## design.v

```verilog
module fpadder (output logic [31:0] sum, output logic ready,
                input logic [31:0] a, input logic clock, nreset);
    logic [31:0] m,n;       
    logic [1:0] exp;
	logic sign; 
    logic adding, stopOp, infNum, abSum, notNum, bigNum;    
	logic [7:0] exp_m, exp_n;        						  
	logic [22:0] manti_m, manti_n;						 
	logic [23:0] manti_m2, manti_n2, manti_m1, manti_n1;	 
	logic sign_m, sign_n;		 
    assign sign_m = m[31];
    assign sign_n = n[31];
    assign exp_m = {m[30:23]};
    assign exp_n = {n[30:23]};
    assign manti_m = {m[22:0]};
    assign manti_n = {n[22:0]};
	assign manti_m2 = {1'b1, manti_m};
	assign manti_n2 = {1'b1, manti_n};
	always_comb 
      begin
        notNum = (exp_m == 255 & manti_m != 0) || (exp_n == 255 & manti_n != 0);  
		bigNum = (exp_m == 255 & manti_m == 0) || (exp_n == 255 & manti_n == 0);
      end 
    always_comb 
      begin
        exp = (exp_m > exp_n)? 2'b10 : (exp_m < exp_n)? 2'b01 : 2'b00;
        sign = (sign_m == sign_n)? '1 : '0;
      end
    always_comb
      begin
          if (exp == 2'b10) begin
            manti_n1 = manti_n2 >> (exp_m - exp_n);       
			manti_m1 = manti_m2;  
			end
          else if (exp == 2'b01) begin
            manti_m1 = manti_m2 >> (exp_n - exp_m);
			manti_n1 = manti_n2;	
			end
          else begin
			manti_m1 = manti_m2; 
			manti_n1 = manti_n2;	
			end
      end                                                
    logic [24:0] manti_m3, manti_n3, sum_manti;
    logic [7:0]  sum_exp;
    logic sum_sign;
    assign manti_m3 = {1'b0, manti_m1[23:0]};
    assign manti_n3 = {1'b0, manti_n1[23:0]};
    always_ff @(posedge clock, negedge nreset)      
      if(!nreset) begin
      	sum_manti <= 0;
        sum_exp <= 0; 
        sum_sign <= 0; end
      else if (adding == '1) begin	 
        if (sign == '1) begin               
        sum_manti <= (manti_n3 + manti_m3);    
		sum_exp <= (exp ==  2'b10)? exp_m : exp_n;
        sum_sign <= sign_m; end
        else if (sign == '0 & exp == 2'b10) begin
      	sum_manti <= manti_m3 - manti_n3;
		sum_exp <= exp_m; 
        sum_sign <= sign_m; end
        else if (sign == '0 & exp == 2'b01) begin
      	sum_manti <= manti_n3 - manti_m3;
      	sum_exp <= exp_n; 
        sum_sign <= sign_n; end
        else if (sign == '0 & exp == 2'b00) begin
       	sum_manti <= (manti_m3 > manti_n3)? (manti_m3 - manti_n3) : (manti_m3 < manti_n3)? (manti_n3 - manti_m3) : 25'h1000000;
      	sum_exp <= (manti_m3 > manti_n3)? exp_m : (manti_m3 < manti_n3)? exp_n : 8'h0; 
        sum_sign <= (manti_m3 > manti_n3)? sign_m : (manti_m3 < manti_n3)? sign_n : '0; end 	end
	  else if (stopOp == 1) begin
		sum_manti[24:23] <= 2'b01;
		sum_manti[22:0] <= 23'h7fffff;
      	sum_exp <= 8'hff; 
        sum_sign <= '0; end
	  else if (infNum == 1) begin
		if (sign == 1) begin			 
			sum_manti[24:23] <= 2'b01;
			sum_manti[22:0] <= 0;
			sum_exp <= 8'hff; 
			sum_sign <= sign_m; end	
		else begin						 
			sum_manti[24:23] <= 2'b01;
			sum_manti[22:0] <= 0;
			sum_exp <= (exp == 2'b0) ? 8'h0 : 8'hff; 
			sum_sign <= (exp == 2'b10)? sign_m : (exp == 2'b01)? sign_n : 1'b0; end	end				
      always_ff @(posedge clock, negedge nreset)
		if(!nreset)
			sum <= 0;
		else if(abSum == 1) begin
        if (sum_manti[24] == 1)	begin 
			if (sum_exp == 254)						 
				sum <= {sum_sign, 8'hff, 23'b0};      
			else if (sum_exp == 0 & sum_manti[22:0] == 0)
				sum <= 0;
			else 
				sum <= {sum_sign, sum_exp + 8'b1, sum_manti[23:1]}; end			
        else begin
			if (sum_manti[23] == 1)
			sum <= {sum_sign, sum_exp, sum_manti[22:0]};  
			else if (sum_manti[22] == 1)
			sum <= {sum_sign, (sum_exp - 8'h1), sum_manti[21:0], 1'b0}; 
			else if (sum_manti[21] == 1)
			sum <= {sum_sign, (sum_exp - 8'h2), sum_manti[20:0], 2'b0};
			else if (sum_manti[20] == 1)
			sum <= {sum_sign, (sum_exp - 8'h3), sum_manti[19:0], 3'b0};
			else if (sum_manti[19] == 1)
			sum <= {sum_sign, (sum_exp - 8'h4), sum_manti[18:0], 4'b0};
			else if (sum_manti[18] == 1)
			sum <= {sum_sign, (sum_exp - 8'h5), sum_manti[17:0], 5'b0}; 
			else if (sum_manti[17] == 1)
			sum <= {sum_sign, (sum_exp - 8'h6), sum_manti[16:0], 6'b0};
			else if (sum_manti[16] == 1)
			sum <= {sum_sign, (sum_exp - 8'h7), sum_manti[15:0], 7'b0};
			else if (sum_manti[15] == 1)
			sum <= {sum_sign, (sum_exp - 8'h8), sum_manti[14:0], 8'b0};
			else if (sum_manti[14] == 1)
			sum <= {sum_sign, (sum_exp - 8'h9), sum_manti[13:0], 9'b0}; 
			else if (sum_manti[13] == 1)
			sum <= {sum_sign, (sum_exp - 8'ha), sum_manti[12:0], 10'b0};
			else if (sum_manti[12] == 1)
			sum <= {sum_sign, (sum_exp - 8'hb), sum_manti[11:0], 11'b0};
			else if (sum_manti[11] == 1)
			sum <= {sum_sign, (sum_exp - 8'hc), sum_manti[10:0], 12'b0};
			else if (sum_manti[10] == 1)
			sum <= {sum_sign, (sum_exp - 8'hd), sum_manti[9:0], 13'b0}; 
			else if (sum_manti[9] == 1)
			sum <= {sum_sign, (sum_exp - 8'he), sum_manti[8:0], 14'b0};
			else if (sum_manti[8] == 1)
			sum <= {sum_sign, (sum_exp - 8'hf), sum_manti[7:0], 15'b0};
			else if (sum_manti[7] == 1)
			sum <= {sum_sign, (sum_exp - 8'h10), sum_manti[6:0], 16'b0};
			else if (sum_manti[6] == 1)
			sum <= {sum_sign, (sum_exp - 8'h11), sum_manti[5:0], 17'b0};
			else if (sum_manti[5] == 1)
			sum <= {sum_sign, (sum_exp - 8'h12), sum_manti[4:0], 18'b0};
			else if (sum_manti[4] == 1)
			sum <= {sum_sign, (sum_exp - 8'h13), sum_manti[3:0], 19'b0};
			else if (sum_manti[3] == 1)
			sum <= {sum_sign, (sum_exp - 8'h14), sum_manti[2:0], 20'b0}; 
			else if (sum_manti[2] == 1)
			sum <= {sum_sign, (sum_exp - 8'h15), sum_manti[1:0], 21'b0};
			else if (sum_manti[1] == 1)
			sum <= {sum_sign, (sum_exp - 8'h16), sum_manti[0], 22'b0};
			else if (sum_manti[0] == 1)
			sum <= {sum_sign, (sum_exp - 8'h17), 23'b0};
			end
			end
	enum {start, loadN1, loadN2, pred, asblSum, stop} state;
    always_ff @(posedge clock, negedge nreset)
    	if(!nreset)begin
    		state <= start;
			m <= 0;
			n <= 0;
			ready <= 0;
			infNum <= 0;
			stopOp <= 0;
			adding <= 0;
			abSum <= 0;  end
    	else begin
			ready <= 0;
			infNum <= 0;
			stopOp <= 0;
			adding <= 0;
			abSum <= 0;
			case(state)
				start:begin
					state <= loadN1; end
				loadN1:begin
					n <= a;
					state <= loadN2; end
				loadN2:begin
					m <= a;
					state <= pred; end
				pred: begin
					state <= asblSum;
					if (!notNum & bigNum)
						infNum <= 1;
					else if (notNum)
						stopOp <= 1;
					else
						adding <= 1; end
				asblSum:begin
					state <= stop;
					abSum <= 1; end
				stop:begin
					ready <= 1;
					state <= start; end				
            endcase
			end		
endmodule
```

## run.sh

```bash
#!/bin/bash
# the make line also repeats each setting of config.mk as NAME=value (left out here)
make -C /OpenROAD-flow-scripts/flow DESIGN_CONFIG=/design/flow/config.mk WORK_HOME=/design/flow/orfs CLKGATE_MAP_FILE= finish
```

## config.mk

```make
export PLATFORM = sky130hd
export DESIGN_NAME = fpadder
export DESIGN_NICKNAME = fpadder
export VERILOG_FILES = /design/flow/design.v
export SDC_FILE = /design/flow/constraint.sdc
export NUM_CORES = 4
export LEC_CHECK = 0
export CAP_MARGIN = 40
export CELL_PAD_IN_SITES_GLOBAL_PLACEMENT = 0
export CORE_MARGIN = 2
export CORE_UTILIZATION = 66
export CTS_CLUSTER_DIAMETER = 200
export GPL_ROUTABILITY_DRIVEN = 1
export MAX_ROUTING_LAYER = met4
export MIN_ROUTING_LAYER = met1
export SETUP_SLACK_MARGIN = 0.86
export SLEW_MARGIN = 20
export TNS_END_PERCENT = 85
```

## constraint.sdc

```tcl
create_clock -name core_clock -period 6.06 [get_ports {clock}]
set_input_delay 1.2120 -clock core_clock [delete_from_list [all_inputs] [get_ports {clock}]]
set_output_delay 1.2120 -clock core_clock [all_outputs]
set_load 0.01 [all_outputs]
```

==> flow_summary_export.csv, run 1 <==
group,metric,value,unit
logic_synthesis,postSynthCellCount,2351,
run_status,failed_stage,"5_1_grt",
logic_synthesis,flop_cell,"dfrtp_1",
placement,port_buffers,66,
run_status,error,"[ERROR GRT-0232] Routing congestion too high. Check the congestion heatmap in the GUI.",
logic_synthesis,syn_area,17600,um2
logic_synthesis,syn-num-nets,2497,
floorplanning,die_w,167,um
logic_synthesis,ys_chip_area,17600,um2
logic_synthesis,avgSynthCellArea,7.49,um2
placement,place_area,20600,um2
logic_synthesis,synthAoiAreaFrac,0.340,
floorplanning,fp.dieH,167,um
logic_synthesis,synth.cellmix.adderShare,0.0817,
logic_synthesis,mux_share,0.108,
clock_network,cts_root_buffer,"clkbuf_16",
logic_synthesis,topCellsByArea,"dfrtp_1 20%, ha_1 7.6%, a21oi_1 7.1%",
logic_synthesis,async_flop_share,1.00,
clock_network,clk_path_buf_depth,2,
logic_synthesis,yosysWarnings,1,
floorplanning,core,26100,um2
clock_network,clock-sinks,140,
logic_synthesis,ys_cells,2351,
clock_network,cts_hold_buf,0,
floorplanning,ioPinCount,67,
logic_synthesis,topCombFamilyByArea,"AND-OR/OR-AND gates",
logic_synthesis,top_area_frac,0.198,
global_route,grt_usage,0.734,
global_route,overflow,13,
logic_synthesis,simple_gate_share,0.168,
logic_synthesis,synth_cell_types,84,
clock_network,cts_buffers,17,
floorplanning,fp_util,0.674,
logic_synthesis,xor_share,0.0323,
run_status,status,"did not finish",
logic_synthesis,ys_top_cells_by_count,"258 x nand2_1, 249 x a21oi_1, 174 x nor2_1, 163 x clkbuf_1, 163 x o21ai_0",
logic_synthesis,ys_seq_share,0.199,
placement,post-dp-hpwl,51.7,mm
floorplanning,row_count,59,
logic_synthesis,synth-edff-count,0,
clock_network,cts_max_level,4,
logic_synthesis,post-synth-top-area-cell,"dfrtp_1",
logic_synthesis,synth_flop_count,140,
placement,place.gp.congestion,1.15,
floorplanning,die_area,28000,um2
logic_synthesis,yosysMostFrequentCell,"nand2_1",
## metal layers
metal / GRT overflow / GRT usage
met5: - / -
met4: 6 / 0.705
met3: 0 / 0.514
met2: 7 / 0.911
met1: 0 / 0.737
## metrics by stage
step	setup slack, ps	TNS [ps]	cells	hold WS (ps)
2_1_floorplan	-50.5	-50.5	2351	331
3_3_place_gp	-225	-1560	2863	338
3_5_place_dp	-431	-7550	2865	337
4_1_cts	-218	-1030	2914	352
## timing repair
| action | CTS |
|---|---|
| setup endpoints to repair | 33 |
| setup buffers | 17 |
| gates resized | 90 |
| gates cloned | 1 |
| pin swaps | 21 |
==> run 2: changes to the inputs <==
CAP_MARGIN = 20   (was 40)
CELL_PAD_IN_SITES_GLOBAL_PLACEMENT = unset   (was 0)
CORE_UTILIZATION = 51   (was 66)
CTS_CLUSTER_DIAMETER = unset   (was 200)
GPL_ROUTABILITY_DRIVEN = unset   (was 1)
MAX_ROUTING_LAYER = unset   (was met4)
MIN_ROUTING_LAYER = unset   (was met1)
SETUP_SLACK_MARGIN = unset   (was 0.86)
TNS_END_PERCENT = unset   (was 85)
clock period = 8.59 ns   (was 6.06 ns; I/O delays follow)
==> run 2 against run 1 <==
Against the previous run:
- area after synthesis unchanged
- die size grew 29%
- now clean on timing, DRC and antenna
- synthesized cell count is the same
==> flow_summary_export.csv, run 2 <==
group,metric,value,unit
run_status,status,"complete, no violations",
route,antenna_cells,0,
route,drc,0,
logic_synthesis,async_flop_share,1.00,
global_route,overflow,0,
route,vias,19500,
logic_synthesis,synth_flop_count,140,
final_timing,relSlewSlack,0.186,
logic_synthesis,post-synth-top-area-cell,"dfrtp_1",
power_and_ir_drop,p_sw_frac,0.231,
final_timing,fin_worst_skew,12.3,ps
logic_synthesis,xor_share,0.0323,
setup_path,r2r_end,"sum_manti[24]",
power_and_ir_drop,p_clk,796,uW
placement,pre_cts_slack,868,ps
power_and_ir_drop,p_leak,0.00845,uW
logic_synthesis,avgSynthCellArea,7.49,um2
clock_network,clk_path_buf_depth,2,
floorplanning,fp_util,0.514,
setup_path,worstRegToRegCells,30,
final_timing,drv_slew,0,
final_timing,rsz0062_at_grt,"no",
finish,postLayoutCoreUtil,0.563,
job,maxCapViolCount,0,
power_and_ir_drop,intPower,1140,uW
floorplanning,fp.dieH,190,um
setup_path,crit_path_start_kind,"register",
final_timing,tns,0,ps
global_route,grt_antenna_before_repair,0,
power_and_ir_drop,powerSeq,659,uW
logic_synthesis,yosysWarnings,1,
finish,layout.nets,2458,
setup_path,critPathLaunch,"m[28]",
setup_path,setup.worst_path.end,"sum_manti[24]",
final_timing,fin_crit_sh,0.919,
route,drtIter0Drc,2573,
final_timing,timing.final.ws_setup,692,ps
finish,combGateArea,12900,um2
finish,area_delta_synth_final,9.57,%
logic_synthesis,yosysMostFrequentCell,"nand2_1",
clock_network,clock-sinks,140,
placement,dp.cells,2748,
logic_synthesis,ys_chip_area,17600,um2
placement,place.gp.congestion,1.04,
logic_synthesis,synthAoiAreaFrac,0.340,
floorplanning,ioPinCount,67,
clock_network,cts_root_buffer,"clkbuf_16",
logic_synthesis,ys_top_cells_by_count,"258 x nand2_1, 249 x a21oi_1, 174 x nor2_1, 163 x clkbuf_1, 163 x o21ai_0",
route,firstDrtPassIters,9,
floorplanning,core,34300,um2
logic_synthesis,syn-num-nets,2497,
logic_synthesis,postSynthCellCount,2351,
clock_network,insertion_delay,460,ps
global_route,grt_max_degree,88,
setup_path,endpoint_kind,"register",
finish,regArea,3500,um2
logic_synthesis,syn_area,17600,um2
min_path,hp-start,"state[1]",
setup_path,crit_family,"AND-OR/OR-AND gates",
final_timing,final-setup-viol-count,0,
logic_synthesis,flop_cell,"dfrtp_1",
logic_synthesis,simple_gate_share,0.168,
logic_synthesis,ys_seq_share,0.199,
placement,place_area,18700,um2
clock_network,cts.clk_slew.worst_paths,70,ps
setup_path,path_depth,30,
power_and_ir_drop,power.share.clock,0.535,
global_route,grt_usage,0.409,
setup_path,reg2reg_from,"m[28]",
setup_path,critPathMaxStageDelay,640,ps
job,tool_warnings,96,
setup_path,critical_path_buf_inv_count,4,
finish,stdcell_count,2780,
clock_network,post_cts_buffers,0,
clock_network,cts-resized-gates,0,
route,wire_per_inst,26.5,um
final_timing,final-hold-violation-count,0,
final_timing,tightest_slew,1220,ps
setup_path,reg2reg_slack,690,ps
route,viasPerCell,7.01,
clock_network,cts_max_level,4,
setup_path,cp_max_fo,15,
min_path,hold_class,"reg2reg",
placement,port_buffers,66,
power_and_ir_drop,p_comb,31.2,uW
clock_network,cts_buffers,17,
setup_path,cp_common_cell,"a21oi_1",
logic_synthesis,top_area_frac,0.198,
logic_synthesis,topCombFamilyByArea,"AND-OR/OR-AND gates",
route,ant_nets,0,
floorplanning,die_area,36000,um2
floorplanning,row_count,68,
logic_synthesis,synth.cellmix.adderShare,0.0817,
setup_path,crit_arrival,8250,ps
power_and_ir_drop,power_leader,"the clock network",
clock_network,cts_tree,"built",
power_and_ir_drop,power-per-cell-area,77.0,nW/um2
final_timing,period_needed,7900,ps
logic_synthesis,synth_cell_types,84,
power_and_ir_drop,combPwrFrac,0.021,
global_route,grt_pass1_wl,114,mm
placement,post-dp-hpwl,53.7,mm
logic_synthesis,topCellsByArea,"dfrtp_1 20%, ha_1 7.6%, a21oi_1 7.1%",
final_timing,fmax,127,MHz
floorplanning,die_w,190,um
min_path,hold_depth,0,
power_and_ir_drop,pwr-share-seq,0.444,
setup_path,critPathRequiredTime,8950,ps
setup_path,crit_type,"reg2reg",
finish,fillers,3254,
logic_synthesis,mux_share,0.108,
route,drt_wl_total,73.7,mm
setup_path,crit_slowest_cell,"o31ai_1",
finish,final_area,19300,um2
clock_network,cts_hold_buf,0,
logic_synthesis,synth-edff-count,0,
global_route,grt_pass1_vias,19000,
power_and_ir_drop,ir_drop,0.000150,V
min_path,hold_end,"state[4]",
power_and_ir_drop,p_sw,344,uW
logic_synthesis,ys_cells,2351,
==> run 2: through the flow <==
step	hold WS [ps]	power, uW
after floorplan	331	672
after global placement	333	703
after detailed placement	336	704
after CTS	351	1490
after global routing	354	1520
final	349	1490
==> run 2: final cells by class <==
class,instances,area share
multi-input cells,1888,0.668
flip-flops and latches,140,0.182
repair buffers,150,0.0670
well taps,455,0.0295
clock buffers,21,0.0233
inverters,115,0.0225
clock inverters,11,0.00817
==> run 2: metal layers <==
metal	vias up	wire, um	GRT usage
li1	8651	-	-
met1	9270	27500	0.485
met2	1232	34200	0.673
met3	336	6970	0.0976
met4	2	5010	0.246
met5	-	71	0.0151
==> run 3: changes to the inputs <==
CAP_MARGIN = 40   (was 20)
CELL_PAD_IN_SITES_GLOBAL_PLACEMENT = 0   (was unset)
CORE_UTILIZATION = 58   (was 51)
GPL_ROUTABILITY_DRIVEN = 1   (was unset)
MIN_ROUTING_LAYER = met1   (was unset)
SETUP_SLACK_MARGIN = 0.17   (was unset)
TNS_END_PERCENT = 40   (was unset)
clock period = 7.08 ns   (was 8.59 ns; I/O delays follow)
==> run 3 against run 2 <==
Against the previous run:
- worst hold slack improved by 1.5 ps
- still clean on timing, DRC and antenna
- largest cell class unchanged
- maximum frequency increased by 17%
- final cell count unchanged
- sequential share of layout area decreased by 0.84 points
- clock skew increased by 5.2 ps
- global-route usage increased by 6.7 points
- utilization increased by 12 points
- first-iteration DRC count increased by 48%
==> flow_summary_export.csv, run 3 <==
group,metric,value,unit
clock_network,insertion_delay,470,ps
logic_synthesis,topCombFamilyByArea,"AND-OR/OR-AND gates",
clock_network,cts_buffers,17,
final_timing,final-setup-viol-count,0,
floorplanning,die_area,31800,um2
logic_synthesis,postSynthCellCount,2351,
finish,area_delta_synth_final,14.9,%
route,drc,0,
clock_network,clock-sinks,140,
clock_network,cts.clk_slew.worst_paths,70,ps
floorplanning,fp_util,0.591,
setup_path,crit_family,"AND-OR/OR-AND gates",
logic_synthesis,ys_seq_share,0.199,
route,drtIter0Drc,3819,
min_path,hp-start,"state[1]",
setup_path,path_depth,29,
logic_synthesis,ys_cells,2351,
global_route,grt_max_degree,59,
final_timing,period_needed,6780,ps
min_path,hold_end,"state[4]",
route,antenna_cells,0,
setup_path,endpoint_kind,"register",
power_and_ir_drop,p_comb,39.1,uW
power_and_ir_drop,p_sw,488,uW
power_and_ir_drop,power.share.clock,0.554,
logic_synthesis,syn_area,17600,um2
power_and_ir_drop,intPower,1390,uW
floorplanning,ioPinCount,67,
power_and_ir_drop,power_leader,"the clock network",
route,firstDrtPassIters,17,
final_timing,timing.final.ws_setup,301,ps
run_status,status,"complete, no violations",
setup_path,critPathRequiredTime,7450,ps
setup_path,reg2reg_from,"m[23]",
logic_synthesis,top_area_frac,0.198,
min_path,hold_depth,0,
route,vias,20900,
placement,place.gp.congestion,1.06,
clock_network,clk_path_buf_depth,2,
placement,post-dp-hpwl,52.9,mm
power_and_ir_drop,p_clk,1040,uW
setup_path,reg2reg_slack,300,ps
finish,stdcell_count,2780,
placement,port_buffers,66,
final_timing,whs,350,ps
setup_path,critical_path_buf_inv_count,2,
logic_synthesis,async_flop_share,1.00,
global_route,grt_pass1_wl,115,mm
route,wire_per_inst,27.5,um
final_timing,fmax,148,MHz
logic_synthesis,yosysMostFrequentCell,"nand2_1",
logic_synthesis,syn-num-nets,2497,
setup_path,critPathLaunch,"m[23]",
setup_path,crit_arrival,7150,ps
min_path,hold_class,"reg2reg",
setup_path,setup.worst_path.end,"sum_manti[22]",
placement,place_area,19000,um2
placement,dp.cells,2728,
logic_synthesis,flop_cell,"dfrtp_1",
power_and_ir_drop,ir_drop,0.000180,V
global_route,grt_usage,0.476,
power_and_ir_drop,combPwrFrac,0.021,
logic_synthesis,synth-edff-count,0,
clock_network,cts_max_level,4,
logic_synthesis,yosysWarnings,1,
logic_synthesis,xor_share,0.0323,
logic_synthesis,simple_gate_share,0.168,
final_timing,tns,0,ps
power_and_ir_drop,power-per-cell-area,92.9,nW/um2
logic_synthesis,ys_chip_area,17600,um2
finish,final_area,20200,um2
route,drt_wl_total,76.5,mm
setup_path,crit_slowest_cell,"fa_2",
logic_synthesis,ys_top_cells_by_count,"258 x nand2_1, 249 x a21oi_1, 174 x nor2_1, 163 x clkbuf_1, 163 x o21ai_0",
logic_synthesis,synth_cell_types,84,
logic_synthesis,topCellsByArea,"dfrtp_1 20%, ha_1 7.6%, a21oi_1 7.1%",
finish,layout.nets,2523,
logic_synthesis,synth_flop_count,140,
final_timing,fin_crit_sh,0.957,
floorplanning,row_count,63,
power_and_ir_drop,p_leak,0.00889,uW
setup_path,worstRegToRegCells,29,
setup_path,crit_type,"reg2reg",
logic_synthesis,mux_share,0.108,
finish,combGateArea,13300,um2
global_route,overflow,0,
final_timing,relSlewSlack,0.338,
power_and_ir_drop,p_sw_frac,0.260,
floorplanning,die_w,178,um
final_timing,final-hold-violation-count,0,
setup_path,r2r_end,"sum_manti[22]",
logic_synthesis,post-synth-top-area-cell,"dfrtp_1",
job,maxCapViolCount,0,
route,viasPerCell,7.51,
job,tool_warnings,100,
floorplanning,fp.dieH,178,um
setup_path,cp_max_fo,7,
final_timing,drv_slew,0,
global_route,grt_pass1_vias,19400,
power_and_ir_drop,pwr-share-seq,0.425,
power_and_ir_drop,powerSeq,799,uW
global_route,grt_antenna_before_repair,2,
finish,regArea,3510,um2
final_timing,rsz0062_at_grt,"yes",
final_timing,tightest_slew,965,ps
clock_network,cts_tree,"built",
route,ant_nets,0,
final_timing,fin_worst_skew,17.5,ps
floorplanning,core,29800,um2
finish,fillers,2486,
setup_path,crit_path_start_kind,"register",
logic_synthesis,avgSynthCellArea,7.49,um2
clock_network,cts_root_buffer,"clkbuf_16",
logic_synthesis,synth.cellmix.adderShare,0.0817,
placement,pre_cts_slack,-183,ps
logic_synthesis,synthAoiAreaFrac,0.340,
setup_path,critPathMaxStageDelay,440,ps
run 3: final cells by class:
type | instances | share of cell area
Multi-Input combinational cell | 1889 | 0.659
Sequential cell | 140 | 0.173
Timing Repair Buffer | 214 | 0.0908
Tap cell | 390 | 0.0241
Inverter | 115 | 0.0215
Clock buffer | 17 | 0.0210
Clock inverter | 15 | 0.0108
run 3: layer usage:
layer	up-vias	routed length (um)	global-route usage
met3	584	9870	0.151
met2	1904	32800	0.735
met4	2	6850	0.333
met5	-	13	0
met1	9610	26900	0.562
li1	8775	-	-
run 3: metrics by stage:
stage | util | total power [uW]
finish | 0.679 | 1880
global placement | 0.636 | 851
global route | 0.679 | 1920
CTS | 0.660 | 1870
detailed placement | 0.637 | 855
floorplan | - | 815
run 3: what timing repair did:
item | CTS | global route
hold buffers | 0 | 0
buffers inserted | 2 | 12
cloned | 0 | 1
resized | 6 | 91
setup endpoints to repair | 30 | 33
pin swaps | 1 | 14
==> run 4: changes to the inputs <==
ABC_AREA = 1   (was unset)
CAP_MARGIN = 20   (was 40)
CELL_PAD_IN_SITES_GLOBAL_PLACEMENT = unset   (was 0)
CORE_MARGIN = 7   (was 2)
CORE_UTILIZATION = 30   (was 58)
CTS_CLUSTER_DIAMETER = 385   (was unset)
CTS_CLUSTER_SIZE = 98   (was unset)
GPL_ROUTABILITY_DRIVEN = unset   (was 1)
MIN_ROUTING_LAYER = unset   (was met1)
PLACE_DENSITY_LB_ADDON = 0.09   (was unset)
SETUP_SLACK_MARGIN = -1.57   (was 0.17)
TNS_END_PERCENT = 20   (was 40)
clock period = 20.0 ns   (was 7.08 ns; I/O delays follow)
==> run 4 against run 3 <==
Against the previous run:
- maximum frequency decreased by 29%
- final cell count up 25%
- sequential share of layout area is 1.0 points higher
- final area shrank 5.6%
- still clean
- synthesized cell count up 17%
- utilization decreased by 34 points
- wire length up 7.3%
==> flow_summary_export.csv, run 4 <==
group,metric,value,unit
run_status,status,"complete, no violations",
setup_path,critPathRequiredTime,20370,ps
logic_synthesis,topCombFamilyByArea,"AND-OR/OR-AND gates",
setup_path,endpoint_kind,"register",
logic_synthesis,top_area_frac,0.201,
logic_synthesis,syn_area,17300,um2
logic_synthesis,post-synth-top-area-cell,"dfrtp_1",
clock_network,cts_root_buffer,"clkbuf_16",
route,drc,0,
global_route,overflow,0,
clock_network,cts.clk_slew.worst_paths,70,ps
job,tool_warnings,96,
logic_synthesis,ys_top_cells_by_count,"609 x nand2_1, 337 x o21ai_0, 310 x inv_1, 258 x a21oi_1, 192 x nor2_1",
clock_network,insertion_delay,460,ps
setup_path,r2r_end,"sum_manti[19]",
clock_network,post_cts_buffers,0,
setup_path,critPathMaxStageDelay,920,ps
power_and_ir_drop,pwr-share-seq,0.442,
logic_synthesis,synth_flop_count,140,
power_and_ir_drop,ir_drop,0.0000676,V
global_route,grt_usage,0.249,
logic_synthesis,flop_cell,"dfrtp_1",
logic_synthesis,synth_cell_types,62,
floorplanning,core,56600,um2
logic_synthesis,ys_cells,2751,
final_timing,timing.final.ws_setup,10510,ps
power_and_ir_drop,p_leak,0.00887,uW
route,vias,19800,
setup_path,crit_type,"reg2reg",
route,drtIter0Drc,1817,
logic_synthesis,simple_gate_share,0.234,
logic_synthesis,topCellsByArea,"dfrtp_1 20%, nand2_1 13%, o21ai_0 9.8%",
logic_synthesis,syn-num-nets,2897,
setup_path,cp_max_fo,87,
power_and_ir_drop,intPower,479,uW
setup_path,crit_arrival,9860,ps
logic_synthesis,ys_chip_area,17300,um2
final_timing,period_needed,9490,ps
global_route,grt_antenna_before_repair,0,
clock_network,clk_path_buf_depth,2,
setup_path,crit_family,"AND-OR/OR-AND gates",
power_and_ir_drop,power-per-cell-area,33.5,nW/um2
setup_path,reg2reg_slack,10510,ps
logic_synthesis,postSynthCellCount,2751,
clock_network,cts_max_level,4,
final_timing,fmax,105,MHz
final_timing,final-setup-viol-count,0,
final_timing,fin_crit_sh,0.475,
clock_network,cts_buffers,17,
final_timing,relSlewSlack,0.279,
power_and_ir_drop,p_clk,343,uW
power_and_ir_drop,p_sw,161,uW
placement,place_area,18500,um2
final_timing,tns,0,ps
logic_synthesis,synthAoiAreaFrac,0.311,
logic_synthesis,async_flop_share,1.00,
finish,combGateArea,11800,um2
min_path,hold_depth,0,
logic_synthesis,mux_share,0.0120,
clock_network,cts-resized-gates,0,
final_timing,final-hold-violation-count,0,
job,maxCapViolCount,0,
power_and_ir_drop,power.share.clock,0.536,
logic_synthesis,yosysMostFrequentCell,"nand2_1",
route,antenna_cells,0,
clock_network,cts_hold_buf,0,
clock_network,clock-sinks,140,
logic_synthesis,avgSynthCellArea,6.28,um2
floorplanning,die_area,64500,um2
floorplanning,fp.dieH,254,um
setup_path,critical_path_buf_inv_count,5,
setup_path,critPathLaunch,"m[23]",
final_timing,rsz0062_at_grt,"no",
setup_path,reg2reg_from,"m[23]",
placement,pre_cts_slack,10670,ps
setup_path,crit_path_start_kind,"register",
global_route,grt_pass1_wl,123,mm
floorplanning,row_count,87,
finish,layout.nets,2845,
power_and_ir_drop,combPwrFrac,0.022,
placement,post-dp-hpwl,60.3,mm
power_and_ir_drop,p_sw_frac,0.251,
setup_path,crit_slowest_cell,"clkinv_1",
global_route,grt_max_degree,88,
route,viasPerCell,5.71,
placement,place.gp.congestion,0.989,
final_timing,drv_slew,0,
route,drt_wl_total,82.0,mm
setup_path,setup.worst_path.end,"sum_manti[19]",
logic_synthesis,yosysWarnings,1,
logic_synthesis,ys_seq_share,0.203,
finish,fillers,6336,
clock_network,cts_tree,"built",
final_timing,tightest_slew,1080,ps
min_path,hp-start,"state[1]",
placement,port_buffers,66,
route,ant_nets,0,
final_timing,fin_worst_skew,13.9,ps
floorplanning,ioPinCount,67,
min_path,hold_end,"state[4]",
floorplanning,die_w,254,um
min_path,hold_class,"reg2reg",
power_and_ir_drop,power_leader,"the clock network",
setup_path,worstRegToRegCells,37,
logic_synthesis,xor_share,0.0404,
power_and_ir_drop,powerSeq,283,uW
logic_synthesis,synth.cellmix.adderShare,0.0833,
finish,final_area,19100,um2
finish,regArea,3510,um2
route,firstDrtPassIters,6,
global_route,grt_pass1_vias,19600,
setup_path,path_depth,37,
finish,postLayoutCoreUtil,0.338,
floorplanning,fp_util,0.305,
power_and_ir_drop,p_comb,13.8,uW
logic_synthesis,synth-edff-count,0,
route,wire_per_inst,23.6,um
finish,area_delta_synth_final,10.6,%
-- run 4: stage by stage --
stage	instances	hold slack [ps]	power [uW]
global route	3468	373	662
finish	3468	354	640
CTS	3468	358	652
global placement	3436	336	303
floorplan	2751	331	289
detailed placement	3436	341	303
-- run 4: cell type report --
type	count	share of cell area
multi-input combinational	2092	0.616
sequential	140	0.184
inverter	337	0.0663
timing repair buffer	111	0.0523
tap	756	0.0495
clock buffer	17	0.0223
clock inverter	15	0.00995
-- run 4: routing by layer --
layer,vias up,share of wire,routed length (um),track usage
met3,209,0.066,5420,0.0391
li1,9245,-,-,-
met5,-,0,0,0
met1,9481,0.42,34100,0.308
met2,876,0.47,38600,0.419
met4,0,0.048,3940,0.120
==> run 5: changes to the inputs <==
CAP_MARGIN = 35   (was 20)
CELL_PAD_IN_SITES_DETAIL_PLACEMENT = 2   (was unset)
CELL_PAD_IN_SITES_GLOBAL_PLACEMENT = 0   (was unset)
CORE_ASPECT_RATIO = 0.68   (was unset)
CORE_MARGIN = 9   (was 7)
CORE_UTILIZATION = 28   (was 30)
CTS_CLUSTER_DIAMETER = 249   (was 385)
CTS_CLUSTER_SIZE = 65   (was 98)
GPL_ROUTABILITY_DRIVEN = 0   (was unset)
GPL_TIMING_DRIVEN = 0   (was unset)
MIN_ROUTING_LAYER = met1   (was unset)
PLACE_DENSITY = 0.87   (was unset)
PLACE_DENSITY_LB_ADDON = unset   (was 0.09)
SETUP_SLACK_MARGIN = 0.81   (was -1.57)
TNS_END_PERCENT = 100   (was 20)
clock period = 7.3 ns   (was 20.0 ns; I/O delays follow)
==> run 5 against run 4 <==
Against the previous run:
- the flow now stops in 5_1_grt
- synthesized cell count unchanged
- die size up 10%
- area after synthesis is the same
==> flow_summary_export.csv, run 5 <==
group,metric,value,unit
clock_network,cts_max_level,4,
logic_synthesis,flop_cell,"dfrtp_1",
logic_synthesis,mux_share,0.0120,
global_route,overflow,35,
placement,pre_cts_slack,-4330,ps
logic_synthesis,syn-num-nets,2897,
logic_synthesis,top_area_frac,0.201,
run_status,status,"did not finish",
logic_synthesis,postSynthCellCount,2751,
logic_synthesis,yosysWarnings,1,
logic_synthesis,topCombFamilyByArea,"AND-OR/OR-AND gates",
run_status,failed_stage,"5_1_grt",
floorplanning,fp.dieH,223,um
floorplanning,die_area,71100,um2
floorplanning,ioPinCount,67,
floorplanning,row_count,74,
logic_synthesis,synth-edff-count,0,
floorplanning,fp_util,0.285,
logic_synthesis,ys_seq_share,0.203,
logic_synthesis,topCellsByArea,"dfrtp_1 20%, nand2_1 13%, o21ai_0 9.8%",
floorplanning,core,60600,um2
logic_synthesis,yosysMostFrequentCell,"nand2_1",
logic_synthesis,synth_flop_count,140,
logic_synthesis,synthAoiAreaFrac,0.311,
floorplanning,die_w,319,um
clock_network,clock-sinks,140,
logic_synthesis,synth.cellmix.adderShare,0.0833,
logic_synthesis,post-synth-top-area-cell,"dfrtp_1",
clock_network,cts_buffers,17,
run_status,error,"[ERROR GRT-0116] Global routing finished with congestion. Check the congestion regions in the DRC Viewer.",
clock_network,cts_root_buffer,"clkbuf_16",
logic_synthesis,synth_cell_types,62,
placement,port_buffers,66,
logic_synthesis,async_flop_share,1.00,
clock_network,cts_hold_buf,0,
logic_synthesis,simple_gate_share,0.234,
logic_synthesis,ys_cells,2751,
logic_synthesis,ys_chip_area,17300,um2
logic_synthesis,avgSynthCellArea,6.28,um2
placement,post-dp-hpwl,132,mm
logic_synthesis,ys_top_cells_by_count,"609 x nand2_1, 337 x o21ai_0, 310 x inv_1, 258 x a21oi_1, 192 x nor2_1",
global_route,grt_usage,0.747,
clock_network,clk_path_buf_depth,2,
logic_synthesis,syn_area,17300,um2
logic_synthesis,xor_share,0.0404,
-- run 5: stage by stage --
step / area (um2) / std cells / total power [uW] / util
CTS: 23000 / 3782 / 1720 / 0.379
detailed placement: 19000 / 3616 / 833 / 0.313
global placement: 18900 / 3615 / 828 / 0.313
floorplan: 17300 / 2751 / 791 / -
-- run 5: per-layer routing --
metal / overflow / track usage
met1: 8 / 0.733
met2: 9 / 0.827
met3: 6 / 0.734
met4: 11 / 0.670
met5: 1 / 0.577
-- run 5: what timing repair did --
action	4_1_cts
endpoints found under the setup margin	34
pin swaps	134
resized	659
buffers inserted	130
gates cloned	4
hold endpoints to repair	0
==> run 6: changes to the inputs <==
CAP_MARGIN = 40   (was 35)
CELL_PAD_IN_SITES_DETAIL_PLACEMENT = unset   (was 2)
CORE_ASPECT_RATIO = 0.5   (was 0.68)
CORE_MARGIN = 2   (was 9)
CORE_UTILIZATION = 49   (was 28)
CTS_CLUSTER_DIAMETER = 395   (was 249)
CTS_CLUSTER_SIZE = 100   (was 65)
GPL_ROUTABILITY_DRIVEN = 1   (was 0)
GPL_TIMING_DRIVEN = unset   (was 0)
PLACE_DENSITY = unset   (was 0.87)
SETUP_SLACK_MARGIN = -0.48   (was 0.81)
TNS_END_PERCENT = 40   (was 100)
clock period = 10.5 ns   (was 7.3 ns; I/O delays follow)
==> run 6 against run 5 <==
Against the previous run:
- now clean on timing, DRC and antenna
- area after synthesis unchanged
- synthesized cell count unchanged
- die size decreased by 48%
==> flow_summary_export.csv, run 6 <==
group,metric,value,unit
job,tool_warnings,96,
setup_path,r2r_end,"sum_manti[13]",
setup_path,worstRegToRegCells,42,
final_timing,drv_slew,0,
power_and_ir_drop,intPower,862,uW
clock_network,cts_buffers,17,
logic_synthesis,ys_top_cells_by_count,"609 x nand2_1, 337 x o21ai_0, 310 x inv_1, 258 x a21oi_1, 192 x nor2_1",
job,maxCapViolCount,0,
setup_path,critPathRequiredTime,10850,ps
floorplanning,die_w,270,um
final_timing,final-setup-viol-count,0,
logic_synthesis,topCombFamilyByArea,"AND-OR/OR-AND gates",
route,drtIter0Drc,3401,
power_and_ir_drop,power_leader,"the clock network",
finish,layout.nets,2851,
final_timing,tightest_slew,982,ps
floorplanning,ioPinCount,67,
logic_synthesis,avgSynthCellArea,6.28,um2
route,viasPerCell,6.34,
final_timing,fin_crit_sh,0.844,
clock_network,cts_root_buffer,"clkbuf_16",
global_route,grt_max_degree,87,
setup_path,crit_slowest_cell,"buf_4",
setup_path,crit_family,"AND-OR/OR-AND gates",
finish,fillers,3590,
power_and_ir_drop,p_comb,26.7,uW
final_timing,relSlewSlack,0.328,
clock_network,insertion_delay,460,ps
power_and_ir_drop,p_leak,0.00889,uW
logic_synthesis,synth-edff-count,0,
logic_synthesis,post-synth-top-area-cell,"dfrtp_1",
setup_path,crit_path_start_kind,"register",
min_path,hold_end,"state[4]",
logic_synthesis,mux_share,0.0120,
setup_path,critPathLaunch,"m[28]",
min_path,hold_depth,0,
logic_synthesis,synth_flop_count,140,
global_route,overflow,0,
global_route,grt_usage,0.390,
final_timing,tns,0,ps
floorplanning,fp.dieH,137,um
power_and_ir_drop,powerSeq,539,uW
power_and_ir_drop,combPwrFrac,0.023,
setup_path,path_depth,42,
route,vias,20200,
power_and_ir_drop,power-per-cell-area,62.2,nW/um2
min_path,hp-start,"state[1]",
logic_synthesis,topCellsByArea,"dfrtp_1 20%, nand2_1 13%, o21ai_0 9.8%",
setup_path,cp_common_cell,"nand2_1",
floorplanning,row_count,48,
logic_synthesis,simple_gate_share,0.234,
run_status,status,"complete, no violations",
power_and_ir_drop,ir_drop,0.0000858,V
logic_synthesis,xor_share,0.0404,
clock_network,cts-resized-gates,0,
route,ant_nets,0,
logic_synthesis,ys_chip_area,17300,um2
final_timing,fmax,113,MHz
clock_network,cts_tree,"built",
power_and_ir_drop,p_sw,308,uW
global_route,grt_pass1_vias,18200,
logic_synthesis,postSynthCellCount,2751,
power_and_ir_drop,power.share.clock,0.517,
finish,area_delta_synth_final,8.98,%
final_timing,period_needed,8860,ps
clock_network,cts.clk_slew.worst_paths,70,ps
logic_synthesis,synth.cellmix.adderShare,0.0833,
route,wire_per_inst,22.9,um
clock_network,post_cts_buffers,0,
setup_path,setup.worst_path.end,"sum_manti[13]",
clock_network,clock-sinks,140,
finish,final_area,18800,um2
setup_path,reg2reg_from,"m[28]",
logic_synthesis,top_area_frac,0.201,
placement,place.gp.congestion,1.04,
setup_path,critPathMaxStageDelay,620,ps
setup_path,crit_arrival,9220,ps
global_route,grt_antenna_before_repair,0,
power_and_ir_drop,p_sw_frac,0.263,
min_path,hold_class,"reg2reg",
power_and_ir_drop,p_clk,605,uW
final_timing,fin_worst_skew,25.8,ps
final_timing,final-hold-violation-count,0,
floorplanning,fp_util,0.499,
logic_synthesis,ys_seq_share,0.203,
final_timing,rsz0062_at_grt,"no",
placement,post-dp-hpwl,52.9,mm
clock_network,cts_max_level,4,
clock_network,cts_hold_buf,0,
logic_synthesis,ys_cells,2751,
power_and_ir_drop,pwr-share-seq,0.461,
logic_synthesis,yosysWarnings,1,
placement,place_area,18200,um2
logic_synthesis,syn_area,17300,um2
setup_path,reg2reg_slack,1640,ps
route,drc,0,
setup_path,critical_path_buf_inv_count,8,
placement,port_buffers,66,
setup_path,crit_type,"reg2reg",
clock_network,clk_path_buf_depth,2,
setup_path,endpoint_kind,"register",
floorplanning,core,34600,um2
logic_synthesis,syn-num-nets,2897,
route,drt_wl_total,73.2,mm
logic_synthesis,async_flop_share,1.00,
floorplanning,die_area,36900,um2
logic_synthesis,synthAoiAreaFrac,0.311,
logic_synthesis,flop_cell,"dfrtp_1",
logic_synthesis,synth_cell_types,62,
global_route,grt_pass1_wl,111,mm
logic_synthesis,yosysMostFrequentCell,"nand2_1",
route,firstDrtPassIters,9,
setup_path,cp_max_fo,86,
## run 6: metrics by stage
stage,std cells,util,power [uW],setup WS (ps),hold slack (ps)
after global placement,3149,0.523,575,2050,332
after global routing,3193,0.544,1200,865,358
after CTS,3188,0.542,1180,1800,356
after floorplan,2751,-,550,4510,331
after detailed placement,3156,0.526,577,1840,341
final,3194,0.544,1170,1640,351
## run 6: area by class of cell
cell class / count / area, um2 / area share
diodes: 1 / 2.50 / 0.000133
clock buffers: 17 / 425 / 0.0226
clock inverters: 15 / 130 / 0.00691
inverters: 337 / 1270 / 0.0673
multi-input cells: 2092 / 11800 / 0.625
flip-flops and latches: 140 / 3510 / 0.186
well taps: 475 / 594 / 0.0316
repair buffers: 117 / 1130 / 0.0601
## run 6: per-layer routing
layer,global-route usage,vias up,part of all wire
li1,-,9268,-
met1,0.538,9221,0.42
met2,0.586,1439,0.41
met3,0.0865,311,0.12
met4,0.167,0,0.046
met5,0,-,0
==> run 7: changes to the inputs <==
ABC_AREA = unset   (was 1)
CAP_MARGIN = 20   (was 40)
CELL_PAD_IN_SITES_GLOBAL_PLACEMENT = unset   (was 0)
CORE_ASPECT_RATIO = unset   (was 0.5)
CORE_UTILIZATION = 24   (was 49)
CTS_CLUSTER_DIAMETER = 227   (was 395)
CTS_CLUSTER_SIZE = unset   (was 100)
GPL_ROUTABILITY_DRIVEN = unset   (was 1)
MIN_ROUTING_LAYER = unset   (was met1)
SETUP_SLACK_MARGIN = unset   (was -0.48)
TNS_END_PERCENT = unset   (was 40)
clock period = 20.0 ns   (was 10.5 ns; I/O delays follow)
==> run 7 against run 6 <==
Against the previous run:
- clock skew is 9.4 ps lower
- final area is 4.8% higher
- clock power down 41%
- highest routed layer unchanged
- sequential share of layout area decreased by 0.87 points
- combinational power decreased by about 50%
- via count down 6.8%
- worst hold slack worse by 9.9 ps
==> flow_summary_export.csv, run 7 <==
group,metric,value,unit
run_status,status,"complete, no violations",
logic_synthesis,syn-num-nets,2497,
logic_synthesis,yosysWarnings,1,
logic_synthesis,topCombFamilyByArea,"AND-OR/OR-AND gates",
setup_path,endpoint_kind,"register",
power_and_ir_drop,p_sw_frac,0.222,
logic_synthesis,simple_gate_share,0.168,
route,firstDrtPassIters,8,
final_timing,tns,0,ps
power_and_ir_drop,intPower,507,uW
final_timing,fmax,117,MHz
clock_network,cts.clk_slew.worst_paths,70,ps
finish,layout.nets,2428,
placement,port_buffers,66,
clock_network,cts_tree,"built",
final_timing,drv_slew,0,
min_path,hold_class,"reg2reg",
route,vias,18900,
setup_path,critical_path_buf_inv_count,4,
final_timing,rsz0062_at_grt,"no",
setup_path,setup.worst_path.end,"sum_manti[23]",
setup_path,reg2reg_slack,11440,ps
setup_path,crit_slowest_cell,"o311ai_0",
setup_path,reg2reg_from,"m[23]",
final_timing,period_needed,8560,ps
floorplanning,row_count,99,
logic_synthesis,topCellsByArea,"dfrtp_1 20%, ha_1 7.6%, a21oi_1 7.1%",
route,drtIter0Drc,2600,
power_and_ir_drop,pwr-share-seq,0.434,
job,maxCapViolCount,0,
finish,area_delta_synth_final,12.1,%
clock_network,insertion_delay,470,ps
route,antenna_cells,0,
power_and_ir_drop,power.share.clock,0.545,
logic_synthesis,avgSynthCellArea,7.49,um2
finish,fillers,8038,
route,wire_per_inst,21.5,um
logic_synthesis,ys_seq_share,0.199,
placement,dp.cells,3221,
final_timing,fin_worst_skew,16.4,ps
final_timing,relSlewSlack,0.292,
finish,postLayoutCoreUtil,0.271,
floorplanning,fp_util,0.242,
setup_path,r2r_end,"sum_manti[23]",
clock_network,clk_path_buf_depth,2,
logic_synthesis,synth_flop_count,140,
setup_path,cp_max_fo,57,
power_and_ir_drop,p_sw,145,uW
setup_path,worstRegToRegCells,29,
logic_synthesis,synth-edff-count,0,
logic_synthesis,mux_share,0.108,
clock_network,cts_max_level,4,
route,drt_wl_total,70.0,mm
clock_network,cts_buffers,17,
job,tool_warnings,96,
final_timing,tightest_slew,1060,ps
final_timing,fin_crit_sh,0.428,
logic_synthesis,flop_cell,"dfrtp_1",
floorplanning,fp.dieH,275,um
power_and_ir_drop,combPwrFrac,0.020,
power_and_ir_drop,p_clk,356,uW
logic_synthesis,post-synth-top-area-cell,"dfrtp_1",
setup_path,crit_type,"reg2reg",
min_path,hp-start,"state[1]",
logic_synthesis,top_area_frac,0.198,
floorplanning,ioPinCount,67,
global_route,grt_max_degree,87,
power_and_ir_drop,ir_drop,0.0000460,V
final_timing,final-setup-viol-count,0,
min_path,hold_depth,0,
global_route,overflow,0,
final_timing,final-hold-violation-count,0,
min_path,hold_end,"state[4]",
power_and_ir_drop,p_comb,13.3,uW
clock_network,cts_root_buffer,"clkbuf_16",
clock_network,post_cts_buffers,0,
floorplanning,die_w,275,um
logic_synthesis,xor_share,0.0323,
logic_synthesis,synthAoiAreaFrac,0.340,
global_route,grt_pass1_vias,17200,
power_and_ir_drop,power-per-cell-area,33.0,nW/um2
logic_synthesis,syn_area,17600,um2
global_route,grt_usage,0.181,
setup_path,crit_path_start_kind,"register",
route,ant_nets,0,
clock_network,cts-resized-gates,0,
global_route,grt_antenna_before_repair,0,
setup_path,path_depth,29,
power_and_ir_drop,power_leader,"the clock network",
floorplanning,die_area,75500,um2
finish,stdcell_count,3253,
setup_path,crit_family,"AND-OR/OR-AND gates",
logic_synthesis,synth.cellmix.adderShare,0.0817,
setup_path,critPathRequiredTime,20320,ps
setup_path,critPathMaxStageDelay,820,ps
logic_synthesis,yosysMostFrequentCell,"nand2_1",
clock_network,clock-sinks,140,
logic_synthesis,postSynthCellCount,2351,
logic_synthesis,async_flop_share,1.00,
setup_path,crit_arrival,8880,ps
logic_synthesis,ys_chip_area,17600,um2
route,drc,0,
placement,place.gp.congestion,0.966,
logic_synthesis,ys_cells,2351,
setup_path,critPathLaunch,"m[23]",
placement,post-dp-hpwl,50.7,mm
power_and_ir_drop,p_leak,0.00833,uW
route,viasPerCell,5.80,
global_route,grt_pass1_wl,108,mm
logic_synthesis,ys_top_cells_by_count,"258 x nand2_1, 249 x a21oi_1, 174 x nor2_1, 163 x clkbuf_1, 163 x o21ai_0",
logic_synthesis,synth_cell_types,84,
clock_network,cts_hold_buf,0,
floorplanning,core,72800,um2
power_and_ir_drop,powerSeq,283,uW
==> run 7: layout make-up <==
cell class	count	area, um2	area share
clock buffers	21	470	0.0238
multi-input cells	1888	12900	0.653
clock inverters	10	163	0.00824
inverters	115	434	0.0220
flip-flops and latches	140	3500	0.178
repair buffers	120	1070	0.0545
well taps	959	1200	0.0608
==> run 7: per-stage QoR <==
| step | total power [uW] | hold WS [ps] | setup WS [ps] | instance area, um2 |
|---|---|---|---|---|
| floorplan | 289 | 331 | 13370 | 17600 |
| global placement | 302 | 332 | 11180 | 19100 |
| global route | 669 | 356 | 10740 | 19700 |
| CTS | 656 | 345 | 10930 | 19700 |
| finish | 652 | 341 | 11440 | 19700 |
| detailed placement | 302 | 336 | 10960 | 19100 |
==> run 7: per-layer routing <==
metal	global-route usage	vias up	wire, um
li1	-	8592	-
met3	0.0218	131	6000
met4	0.0550	0	1760
met1	0.265	9066	31800
met2	0.275	1067	30400
met5	0	-	0
==> run 8: changes to the inputs <==
ABC_AREA = 0   (was unset)
CORE_MARGIN = 7   (was 2)
CORE_UTILIZATION = 65   (was 24)
CTS_CLUSTER_DIAMETER = 385   (was 227)
CTS_CLUSTER_SIZE = 98   (was unset)
PLACE_DENSITY = 0.5   (was unset)
SETUP_SLACK_MARGIN = -1.57   (was unset)
TNS_END_PERCENT = 20   (was unset)
==> run 8 against run 7 <==
Against the previous run:
- still clean on timing, DRC and antenna
- sequential power about the same
- utilization rose by 43 points
- non-clock buffer count down 6
- sequential cell count did not move
- combinational power barely moved
- power is 2.8% lower
- via count increased by 8.2%
- final cell count is 19% lower
- final area shrank 4.5%
- area after synthesis unchanged
- count of clock-buffer cells in the layout down 1
- maximum frequency down 8.0%
- largest power group unchanged
==> flow_summary_export.csv, run 8 <==
group,metric,value,unit
run_status,status,"complete, no violations",
route,drc,0,
logic_synthesis,yosysWarnings,1,
logic_synthesis,flop_cell,"dfrtp_1",
final_timing,drv_slew,0,
route,viasPerCell,7.75,
power_and_ir_drop,intPower,468,uW
route,drt_wl_total,72.2,mm
final_timing,fmax,108,MHz
setup_path,setup.worst_path.end,"sum_manti[22]",
clock_network,post_cts_buffers,0,
min_path,hold_depth,0,
route,wire_per_inst,27.5,um
final_timing,tns,0,ps
setup_path,endpoint_kind,"register",
setup_path,critPathRequiredTime,20340,ps
power_and_ir_drop,p_leak,0.00826,uW
min_path,hold_end,"state[4]",
route,ant_nets,0,
clock_network,clock-sinks,140,
logic_synthesis,ys_chip_area,17600,um2
min_path,hp-start,"state[1]",
logic_synthesis,post-synth-top-area-cell,"dfrtp_1",
logic_synthesis,ys_seq_share,0.199,
logic_synthesis,avgSynthCellArea,7.49,um2
clock_network,cts_root_buffer,"clkbuf_16",
power_and_ir_drop,p_clk,338,uW
power_and_ir_drop,power_leader,"the clock network",
logic_synthesis,synth-edff-count,0,
setup_path,critPathLaunch,"m[23]",
setup_path,path_cells,"inv_1 -> ha_2 -> nand2_1 -> nor4_2 -> nor2_1 -> nand2_2 -> a31oi_1 -> xnor2_1 -> nand3_1 -> o22ai_1 -> mux2i_1 -> ha_1 -> a21oi_1 -> o21ai_1 -> a211oi_1 -> a2bb2oi_1 -> a31o_2 -> a21oi_1 -> a21o_1 -> nand2_1 -> o21a_1 -> o221a_2 -> o22ai_1",
power_and_ir_drop,p_sw_frac,0.262,
logic_synthesis,topCombFamilyByArea,"AND-OR/OR-AND gates",
global_route,overflow,0,
final_timing,fin_crit_sh,0.465,
logic_synthesis,synth_flop_count,140,
setup_path,r2r_end,"sum_manti[22]",
setup_path,crit_family,"AND-OR/OR-AND gates",
logic_synthesis,ys_cells,2351,
floorplanning,fp_util,0.657,
clock_network,cts_hold_buf,0,
power_and_ir_drop,p_comb,13.4,uW
clock_network,cts_tree,"built",
route,firstDrtPassIters,16,
power_and_ir_drop,power-per-cell-area,33.6,nW/um2
power_and_ir_drop,pwr-share-seq,0.446,
setup_path,crit_slowest_cell,"xnor2_1",
setup_path,crit_arrival,9650,ps
global_route,grt_pass1_wl,112,mm
logic_synthesis,topCellsByArea,"dfrtp_1 20%, ha_1 7.6%, a21oi_1 7.1%",
logic_synthesis,xor_share,0.0323,
min_path,hold_class,"reg2reg",
clock_network,insertion_delay,450,ps
setup_path,reg2reg_from,"m[23]",
logic_synthesis,postSynthCellCount,2351,
logic_synthesis,top_area_frac,0.198,
power_and_ir_drop,finalPower,634,uW
clock_network,cts-resized-gates,0,
logic_synthesis,async_flop_share,1.00,
global_route,grt_pass1_vias,19400,
final_timing,period_needed,9300,ps
logic_synthesis,simple_gate_share,0.168,
power_and_ir_drop,p_sw,166,uW
logic_synthesis,ys_top_cells_by_count,"258 x nand2_1, 249 x a21oi_1, 174 x nor2_1, 163 x clkbuf_1, 163 x o21ai_0",
logic_synthesis,syn_area,17600,um2
final_timing,rsz0062_at_grt,"no",
floorplanning,die_area,31900,um2
final_timing,final-setup-viol-count,0,
final_timing,relSlewSlack,0.0811,
power_and_ir_drop,combPwrFrac,0.021,
route,drtIter0Drc,3817,
setup_path,path_depth,23,
setup_path,critical_path_buf_inv_count,1,
placement,post-dp-hpwl,50.6,mm
job,maxCapViolCount,0,
setup_path,critPathMaxStageDelay,930,ps
logic_synthesis,syn-num-nets,2497,
final_timing,tightest_slew,1370,ps
setup_path,crit_path_start_kind,"register",
setup_path,crit_type,"reg2reg",
final_timing,final-hold-violation-count,0,
floorplanning,core,26800,um2
placement,port_buffers,66,
clock_network,cts.clk_slew.worst_paths,70,ps
finish,layout.nets,2422,
setup_path,reg2reg_slack,10700,ps
route,vias,20400,
clock_network,cts_buffers,17,
setup_path,worstRegToRegCells,23,
clock_network,clk_path_buf_depth,2,
finish,area_delta_synth_final,7.07,%
logic_synthesis,synth_cell_types,84,
power_and_ir_drop,powerSeq,283,uW
floorplanning,ioPinCount,67,
final_timing,whs,358,ps
global_route,grt_max_degree,85,
logic_synthesis,yosysMostFrequentCell,"nand2_1",
job,tool_warnings,98,
power_and_ir_drop,power.share.clock,0.533,
finish,postLayoutCoreUtil,0.703,
logic_synthesis,synth.cellmix.adderShare,0.0817,
global_route,grt_usage,0.448,
floorplanning,fp.dieH,179,um
floorplanning,row_count,60,
logic_synthesis,mux_share,0.108,
global_route,grt_antenna_before_repair,5,
placement,place.gp.congestion,1.07,
clock_network,cts_max_level,4,
finish,fillers,2194,
setup_path,cp_max_fo,28,
power_and_ir_drop,ir_drop,0.0000544,V
floorplanning,die_w,179,um
final_timing,fin_worst_skew,19.0,ps
logic_synthesis,synthAoiAreaFrac,0.340,
-- run 8: metal layers --
metal	part of all wire	GRT usage	vias up
li1	-	-	8597
met1	0.34	0.526	9296
met2	0.43	0.694	1862
met3	0.13	0.125	636
met4	0.097	0.329	8
met5	0.00071	0	-
-- run 8: through the flow --
stage | cell area [um2] | worst slack, ps | instances
after CTS | 18800 | 10740 | 2630
after global placement | 18300 | 11100 | 2598
after global routing | 18800 | 10270 | 2630
after floorplan | 17600 | 13370 | 2351
final | 18900 | 10700 | 2631
after detailed placement | 18300 | 10790 | 2598
-- run 8: layout make-up --
| cell class | count | area (um2) | share of cell area |
|---|---|---|---|
| inverters | 115 | 434 | 0.0230 |
| diodes | 1 | 2.50 | 0.000133 |
| multi-input cells | 1888 | 12900 | 0.684 |
| clock buffers | 20 | 447 | 0.0237 |
| well taps | 341 | 427 | 0.0226 |
| repair buffers | 114 | 1020 | 0.0542 |
| flip-flops and latches | 140 | 3500 | 0.186 |
| clock inverters | 12 | 126 | 0.00670 |
==> run 9: changes to the inputs <==
ABC_AREA = unset   (was 0)
CAP_MARGIN = 40   (was 20)
CELL_PAD_IN_SITES_GLOBAL_PLACEMENT = 0   (was unset)
CORE_MARGIN = 2   (was 7)
CTS_CLUSTER_DIAMETER = 261   (was 385)
CTS_CLUSTER_SIZE = unset   (was 98)
GPL_ROUTABILITY_DRIVEN = 1   (was unset)
MAX_ROUTING_LAYER = met4   (was unset)
MIN_ROUTING_LAYER = met1   (was unset)
PLACE_DENSITY = unset   (was 0.5)
SETUP_SLACK_MARGIN = 1.84   (was -1.57)
TNS_END_PERCENT = 5   (was 20)
clock period = 7.08 ns   (was 20.0 ns; I/O delays follow)
==> run 9 against run 8 <==
Against the previous run:
- sequential power increased to 2.8 times the previous value
- synthesized cell count stayed put
- sequential cell count stayed put
- die size decreased by 11%
- global-route usage grew 7.5 points
- clock skew up 0.63 ps
- non-clock buffer count is 102 higher
- power went up to 2.8 times the previous value
- final cell count grew 4.1%
- worst hold slack better by 8.3 ps
==> flow_summary_export.csv, run 9 <==
group,metric,value,unit
logic_synthesis,synthAoiAreaFrac,0.340,
final_timing,fin_crit_sh,0.947,
clock_network,cts_tree,"built",
min_path,hold_class,"reg2reg",
power_and_ir_drop,pwr-share-seq,0.456,
route,met3WireLength,9.96,mm
min_path,hold_depth,0,
power_and_ir_drop,combPwrFrac,0.023,
setup_path,cp_max_fo,12,
logic_synthesis,yosysWarnings,1,
logic_synthesis,topCellsByArea,"dfrtp_1 20%, ha_1 7.6%, a21oi_1 7.1%",
final_timing,tightest_slew,964,ps
final_timing,relSlewSlack,0.355,
logic_synthesis,top_area_frac,0.198,
global_route,grt_antenna_before_repair,5,
route,vias,20800,
route,met1Wirelength,24.4,mm
logic_synthesis,synth-edff-count,0,
clock_network,insertion_delay,450,ps
power_and_ir_drop,p_comb,39.6,uW
job,tool_warnings,101,
floorplanning,ioPinCount,67,
finish,combGateArea,13500,um2
power_and_ir_drop,power_leader,"the clock network",
finish,fillers,2030,
finish,area_delta_synth_final,15.3,%
global_route,grt_max_degree,54,
power_and_ir_drop,power.share.clock,0.521,
route,drtIter0Drc,3912,
setup_path,endpoint_kind,"register",
route,viasPerCell,7.60,
setup_path,crit_type,"reg2reg",
power_and_ir_drop,powerSeq,799,uW
final_timing,fin_worst_skew,19.6,ps
final_timing,drv_slew,0,
logic_synthesis,ys_chip_area,17600,um2
logic_synthesis,async_flop_share,1.00,
placement,place.gp.congestion,1.11,
floorplanning,fp.dieH,169,um
clock_network,clock-sinks,140,
route,drt_wl_total,72.4,mm
setup_path,setup.worst_path.end,"sum_manti[21]",
setup_path,crit_arrival,7010,ps
floorplanning,die_w,169,um
logic_synthesis,flop_cell,"dfrtp_1",
clock_network,clk_path_buf_depth,2,
setup_path,reg2reg_slack,370,ps
route,wl_met2,31.2,mm
clock_network,cts_hold_buf,0,
final_timing,rsz0062_at_grt,"yes",
setup_path,reg2reg_from,"m[29]",
floorplanning,core,26800,um2
logic_synthesis,xor_share,0.0323,
logic_synthesis,synth.cellmix.adderShare,0.0817,
logic_synthesis,post-synth-top-area-cell,"dfrtp_1",
power_and_ir_drop,p_clk,914,uW
setup_path,critPathMaxStageDelay,490,ps
global_route,grt_pass1_vias,19700,
final_timing,tns,0,ps
logic_synthesis,syn_area,17600,um2
logic_synthesis,synth_cell_types,84,
global_route,overflow,0,
job,maxCapViolCount,0,
setup_path,critPathLaunch,"m[29]",
setup_path,path_depth,31,
finish,regArea,3510,um2
min_path,hp-start,"state[1]",
setup_path,cp_common_cell,"buf_4",
floorplanning,die_area,28400,um2
route,drc,0,
route,ant_nets,0,
route,firstDrtPassIters,12,
final_timing,fmax,149,MHz
global_route,grt_usage,0.523,
setup_path,critPathRequiredTime,7390,ps
setup_path,crit_slowest_cell,"or4_4",
setup_path,worstRegToRegCells,31,
setup_path,crit_family,"AND-OR/OR-AND gates",
logic_synthesis,postSynthCellCount,2351,
logic_synthesis,ys_seq_share,0.199,
min_path,hold_end,"state[4]",
clock_network,cts.clk_slew.worst_paths,80,ps
setup_path,r2r_end,"sum_manti[21]",
logic_synthesis,avgSynthCellArea,7.49,um2
setup_path,crit_path_start_kind,"register",
logic_synthesis,syn-num-nets,2497,
logic_synthesis,mux_share,0.108,
power_and_ir_drop,p_leak,0.00891,uW
global_route,grt_pass1_wl,113,mm
logic_synthesis,ys_top_cells_by_count,"258 x nand2_1, 249 x a21oi_1, 174 x nor2_1, 163 x clkbuf_1, 163 x o21ai_0",
clock_network,cts_max_level,4,
power_and_ir_drop,ir_drop,0.000162,V
clock_network,cts_root_buffer,"clkbuf_16",
route,wire_per_inst,26.5,um
run_status,status,"complete, no violations",
route,routed.top_layer,"met4",
finish,layout.nets,2525,
floorplanning,fp_util,0.657,
final_timing,period_needed,6710,ps
logic_synthesis,topCombFamilyByArea,"AND-OR/OR-AND gates",
floorplanning,row_count,60,
power_and_ir_drop,p_sw,474,uW
setup_path,critical_path_buf_inv_count,6,
placement,port_buffers,66,
logic_synthesis,simple_gate_share,0.168,
final_timing,final-setup-viol-count,0,
final_timing,whs,367,ps
logic_synthesis,yosysMostFrequentCell,"nand2_1",
power_and_ir_drop,intPower,1280,uW
power_and_ir_drop,power-per-cell-area,86.4,nW/um2
placement,post-dp-hpwl,50.2,mm
power_and_ir_drop,p_sw_frac,0.270,
logic_synthesis,synth_flop_count,140,
clock_network,cts_buffers,17,
final_timing,final-hold-violation-count,0,
logic_synthesis,ys_cells,2351,
==> run 9: layout make-up <==
type,instances,share of cell area
antenna,5,0.000616
clock buffer,17,0.0210
clock inverter,15,0.00629
inverter,115,0.0214
multi-input combinational,1889,0.666
sequential,140,0.173
tap,341,0.0210
timing repair buffer,216,0.0906
==> run 9: repair_timing <==
item	CTS	global route
pin swaps	19	11
setup endpoints to repair	33	33
cloned	1	0
buffers inserted	18	11
gates resized	58	32
==> run 9: layer usage <==
metal,track usage,up-vias
met5,-,-
met4,0.385,0
met2,0.775,1920
li1,-,8802
met1,0.587,9473
met3,0.178,625
==> run 9: through the flow <==
| step | std cells | power (uW) | setup slack [ps] | util | cell area [um2] |
|---|---|---|---|---|---|
| 6_report | 2738 | 1750 | 372 | 0.757 | 20300 |
| 3_3_place_gp | 2664 | 851 | 233 | 0.707 | 18900 |
| 5_1_grt | 2738 | 1770 | 238 | 0.757 | 20300 |
| 2_1_floorplan | 2351 | 815 | 954 | - | 17800 |
| 4_1_cts | 2719 | 1740 | 594 | 0.747 | 20000 |
| 3_5_place_dp | 2668 | 855 | 151 | 0.709 | 19000 |
Power is estimated from default activity; no workload was simulated.
